==> branch willow <==
// alu
module alu #(
    parameter INT_W  = 4,
    parameter FRAC_W = 6,
    parameter INST_W = 4,
    parameter DATA_W = INT_W + FRAC_W
)(
    input                     i_clk,
    input                     i_rst_n,
    input                     i_valid,
    input signed [DATA_W-1:0] i_data_a,
    input signed [DATA_W-1:0] i_data_b,
    input        [INST_W-1:0] i_inst,
    output                    o_valid,
    output       [DATA_W-1:0] o_data
);  
reg [DATA_W-1:0] o_data_w, o_data_r;
reg              o_valid_w, o_valid_r;
assign o_valid = o_valid_r;
assign o_data = o_data_r;
reg [9:0] o_data_t;  
wire signed [10:0] sum_temp;
assign sum_temp = {i_data_a[9],i_data_a} + {i_data_b[9],i_data_b};
wire signed [10:0] sub_temp;
assign sub_temp = {i_data_a[9],i_data_a} - {i_data_b[9],i_data_b};
wire signed [19:0] mult_temp;
wire signed [20:0] mult_rnd;
wire signed [14:0] mult_r;
assign mult_temp = i_data_a * i_data_b;
assign mult_rnd = $signed({mult_temp[19],mult_temp}) + $signed(21'd32);  
assign mult_r = mult_rnd[20:6];
wire signed [20:0] i_data_f;
wire signed [20:0] o_data_f;
wire signed [14:0] mult_f;
assign i_data_f = {{5{o_data_r[9]}},o_data_r,6'b0};
assign o_data_f = i_data_f + $signed({mult_temp[19],mult_temp}) + $signed(21'd32);
assign mult_f = o_data_f[20:6];
wire signed [10:0] tanh_pos;
wire signed [10:0] tanh_neg;
assign tanh_pos = ({i_data_a[9],i_data_a} + $signed(11'd33)) >>> 1;
assign tanh_neg = ({i_data_a[9],i_data_a} - $signed(11'd31)) >>> 1;
always@(*)begin
    o_data_t = 10'd0;
    case(i_inst)
        4'd0:begin  
            if (sum_temp > $signed(11'd511)) o_data_t = 10'b0111_1111_11;
            else if (sum_temp < $signed(-11'sd512)) o_data_t = 10'b1000_0000_00;
            else o_data_t = sum_temp[9:0];
        end
        4'd1:begin  
            if (sub_temp > $signed(11'd511)) o_data_t = 10'b0111_1111_11;
            else if (sub_temp < $signed(-11'sd512)) o_data_t = 10'b1000_0000_00;
            else o_data_t = sub_temp[9:0];
        end
        4'd2:begin  
            if (mult_r > $signed(15'd511)) o_data_t = 10'b0111_1111_11;
            else if (mult_r < $signed(-15'sd512)) o_data_t = 10'b1000_0000_00;
            else o_data_t = mult_r[9:0];
        end
        4'd3:begin  
  ...
clock: 17.9 ns
lec_check: 0
abc_area: 1
cap_margin: 20
core_margin: 4
core_utilization: 28
cts_cluster_diameter: 296
cts_cluster_size: 100
gpl_routability_driven: 0
gpl_timing_driven: 1
max_routing_layer: met5
place_density: 0.6
setup_slack_margin: 5.0
slew_margin: 20
tns_end_percent: 10
run.sh (not shown) runs the stock make flow with config.mk's settings and CLKGATE_MAP_FILE=.
==> branch maple (differences from branch willow) <==
- ABC_AREA: 1 -> unset
- CORE_UTILIZATION: 28 -> 36
- SETUP_SLACK_MARGIN: 5.0 -> unset
==> comparison table <==
Run status: branch willow no timing/DRC/antenna violations; branch maple no timing/DRC/antenna violations
Mux share of post-synthesis cell area: branch willow 0; branch maple 0.0191
Util after Layout: branch willow 0.312; branch maple 0.397
Least-Margin Pin Slew: branch willow 0.969 ns; branch maple 1.05 ns
Design area: branch willow 10500 um2; branch maple 9650 um2
Data required time of the critical path: branch willow 18.03 ns; branch maple 17.97 ns
Cell area after technology mapping: branch willow 9640 um2; branch maple 8900 um2
Number of cell instances after yosys synthesis: branch willow 1590; branch maple 1173
Met2 routed WL: branch willow 14100 um; branch maple 14500 um
Tally of unique sky130hd cells used after synthesis: branch willow 49; branch maple 92
Synthesized netlist cell count: branch willow 1590; branch maple 1173
Met2 track utilization from global routing: branch willow 0.273; branch maple 0.382
Yosys stat area: branch willow 9640 um2; branch maple 8900 um2
HPWL reported at the end of detailed placement: branch willow 24200 um; branch maple 24700 um
Chip Width: branch willow 194 um; branch maple 165 um
Synth Area in XOR/XNOR: branch willow 0.0345; branch maple 0.0488
Top cell type by instance count after synthesis: branch willow nand2_1; branch maple inv_1


==> inputs of run a <==
Starting RTL as in the previous note.
clock: 17.9 ns
lec_check: 0
cap_margin: 20
core_margin: 4
core_utilization: 36
cts_cluster_diameter: 296
cts_cluster_size: 100
gpl_routability_driven: 0
gpl_timing_driven: 1
hold_slack_margin: 0.27
max_routing_layer: met5
place_density: 0.6
setup_slack_margin: -1.71
slew_margin: 20
tns_end_percent: 10
==> run b: changes against run a <==
Settings changed: CORE_MARGIN 4 to 2, CORE_UTILIZATION 36 to 40, CTS_CLUSTER_DIAMETER 296 to default, CTS_CLUSTER_SIZE 100 to default, GPL_ROUTABILITY_DRIVEN 0 to default, GPL_TIMING_DRIVEN 1 to default, HOLD_SLACK_MARGIN 0.27 to default, MAX_ROUTING_LAYER met5 to default, PLACE_DENSITY 0.6 to default, SETUP_SLACK_MARGIN -1.71 to default, TNS_END_PERCENT 10 to default.
==> flow/constraint.sdc (replaced) <==
create_clock -name core_clock -period 10.5 [get_ports {i_clk}]
set_input_delay 2.1000 -clock core_clock [delete_from_list [all_inputs] [get_ports {i_clk}]]
set_output_delay 2.1000 -clock core_clock [all_outputs]
set_load 0.01 [all_outputs]
==> summary of the runs <==
Run b completed without violations. Run a finished clean.
In run b the non-clock buffer count is higher than in run a, by 46.
In run b the global-route usage is higher than in run a, by 4.9 points.
Of run a and run b, run a has the higher critical path depth (gap 2).
In final cell count, run b and run a hardly differ.
In clock-buffer cell count, run a and run b do not differ.
In run b the sequential share of layout area is lower than in run a, by 0.086 points.
==> figures <==
metric                                                                run b                    run a
Wire length on met1                                                 13.6 mm                  13.1 mm
Slew at the pin with the worst max-slew slack                       1.03 ns                  1.05 ns
Placed wire-length estimate                                         27.5 mm                  24.7 mm
Reg-to-reg endpoint                                 o_data_r[2]$_DFFE_PN0P_  o_data_r[8]$_DFFE_PN0P_
Post-DR vias/cell                                                      6.06                     5.98
Tapcells                                                                280                      324
Status                                                       finished clean           finished clean
Vertical extent of the die                                           153 µm                   165 µm
Arrival time of data at the critical path endpoint                 10.29 ns                 12.34 ns
Start point of the worst min-delay path             o_data_r[1]$_DFFE_PN0P_  o_data_r[2]$_DFFE_PN0P_
Total number of placement rows                                           54                       57
Final clock skew                                                 0.00520 ns               0.00358 ns
Met2 demand-to-capacity share in global routing                       45.9%                    38.2%
Reg-to-reg setup timing slack                                       6.84 ns                 14.15 ns
